==> branch harbor: inputs <==
==> flow/design.v (excerpt) <==
module DT(
        input                   clk,
        input                   reset,
        output                  done,
        output                  sti_rd,
        output  [9:0]           sti_addr,
        input   [15:0]          sti_di,
        output                  res_wr,
        output                  res_rd,
        output  reg [13:0]      res_addr,
        output  reg [7:0]       res_do,
        input   [7:0]           res_di
        );
make LEC_CHECK=0 ABC_AREA=0 CAP_MARGIN=0 CORE_MARGIN=4 CORE_UTILIZATION=40 CTS_CLUSTER_DIAMETER=198 CTS_CLUSTER_SIZE=24 GPL_ROUTABILITY_DRIVEN=0 MAX_ROUTING_LAYER=met4 PLACE_DENSITY=0.41 SLEW_MARGIN=40 finish   # period 8.03 ns
run.sh (not shown) runs the stock make flow with config.mk's settings and CLKGATE_MAP_FILE=.
==> branch quartz: changes against branch harbor <==
==> flow/config.mk (replaced) <==
export PLATFORM = sky130hd
export DESIGN_NAME = DT
export DESIGN_NICKNAME = DT
export VERILOG_FILES = /design/flow/design.v
export SDC_FILE = /design/flow/constraint.sdc
export NUM_CORES = 4
export LEC_CHECK = 0
export ABC_AREA = 1
export CAP_MARGIN = 20
export CORE_MARGIN = 2
export CORE_UTILIZATION = 68
export SETUP_SLACK_MARGIN = -0.22
export SLEW_MARGIN = 20
==> flow/constraint.sdc (replaced) <==
create_clock -name core_clock -period 6.23 [get_ports {clk}]
set_input_delay 1.2460 -clock core_clock [delete_from_list [all_inputs] [get_ports {clk}]]
set_output_delay 1.2460 -clock core_clock [all_outputs]
set_load 0.01 [all_outputs]
==> branch ember: changes against branch harbor <==
==> flow/config.mk (replaced) <==
export PLATFORM = sky130hd
export DESIGN_NAME = DT
export DESIGN_NICKNAME = DT
export VERILOG_FILES = /design/flow/design.v
export SDC_FILE = /design/flow/constraint.sdc
export NUM_CORES = 4
export LEC_CHECK = 0
export ABC_AREA = 1
export CAP_MARGIN = 20
export CORE_MARGIN = 2
export CORE_UTILIZATION = 66
export CTS_CLUSTER_DIAMETER = 213
export SLEW_MARGIN = 20
==> flow/constraint.sdc (replaced) <==
create_clock -name core_clock -period 7.13 [get_ports {clk}]
set_input_delay 1.4260 -clock core_clock [delete_from_list [all_inputs] [get_ports {clk}]]
set_output_delay 1.4260 -clock core_clock [all_outputs]
set_load 0.01 [all_outputs]
==> run summary <==
Observations from the implementation run.

Placement:
- The run gives the worst-case setup slack after placement as about 0.28 ns.
- Including well taps, the total number of placed cells is around 1,600.

Finish:
- The area taken by sequential standard cells is reported as between 0.003 and 0.004 mm2.

GRT:
- The run puts the global routing usage summed across all routing layers at 19.2%.

Detailed routing:
- The run puts the number of vias after detailed routing at roughly 8,600.

Critical path:
- The run gives the arrival time of the worst setup path as a little under 6 ns.
- STA lists the endpoint of the worst register-to-register path as u_for.pixel_tmp[2][6].

Yosys:
- In this run, distinct cell masters in the synthesized netlist total between 80 and 90.

Timing:
- The run gives the worst hold slack as around 0.44 ns.

Outcome:
- The flow ran to the end and the layout has no timing, DRC or antenna violations.

Power:
- In this run the static leakage power is roughly 5.1 nW.
- The run puts the part of the total power dissipated in the clock network at roughly two fifths.

Floorplanning:
- In this run the vertical extent of the chip is 172 um.
the above is filed under branch harbor

==> run summary <==
Observations from the implementation run.

Min path:
- Looking at the hold checks, the worst path lands on u_ctrl.cstate[3].

Timing:
- The run gives the worst hold slack as roughly 0.45 ns.
- The run gives the aggregate negative setup slack as 0 ns.

Yosys:
- The run puts the number of distinct library cells after synthesis at around 64.

Critical path:
- The run puts the arrival time of the worst setup path at ~5.5 ns.

Outcome:
- The flow ran to the end and the layout has no timing, DRC or antenna violations.

Finish:
- The finished layout holds about 1,900 standard cells, fillers aside.

Placement:
- The number of placed instances, taps included, is between 1,500 and 2,000.
- OpenSTA, run right after detailed placement, puts the worst setup slack at 0.228 ns.

Detailed routing:
- Per the detail_route report, the via count comes to about 11,000.

GRT:
- Global routing used a little under a third of the available tracks across all layers.

Floorplanning:
- The run puts the die boundary height at between 100 and 150 um.
the above is filed under branch ember

==> run summary <==
Observations from the implementation run.

GRT:
- The run puts the global routing usage summed across all routing layers at about a third.

Timing:
- Across all setup checks in the final design, the least slack found is -0.912 ns.
- The run puts the total of endpoints with negative setup slack in the final report at 8.

Critical path:
- The run puts the arrival time of the worst setup path at 5.90 ns.
- The run gives the reg-to-reg endpoint as u_back.pixel_tmp[2][4].

Detailed routing:
- The run gives the number of vias after detailed routing as approximately 12,000.

Placement:
- The run gives the number of placed instances with taps included as 1,914.
- The run puts the worst-case setup slack after placement at -0.398 ns.

Outcome:
- The run finished, with violations left.
- The checks that failed: setup timing.

Yosys:
- The gate-level netlist out of Yosys references approximately 64 unique cell types.

Power:
- The run puts the standby leakage power at between 6 and 7 nW.
the above is filed under branch quartz

No activity file was given, so power comes from the tool's default toggle rates.
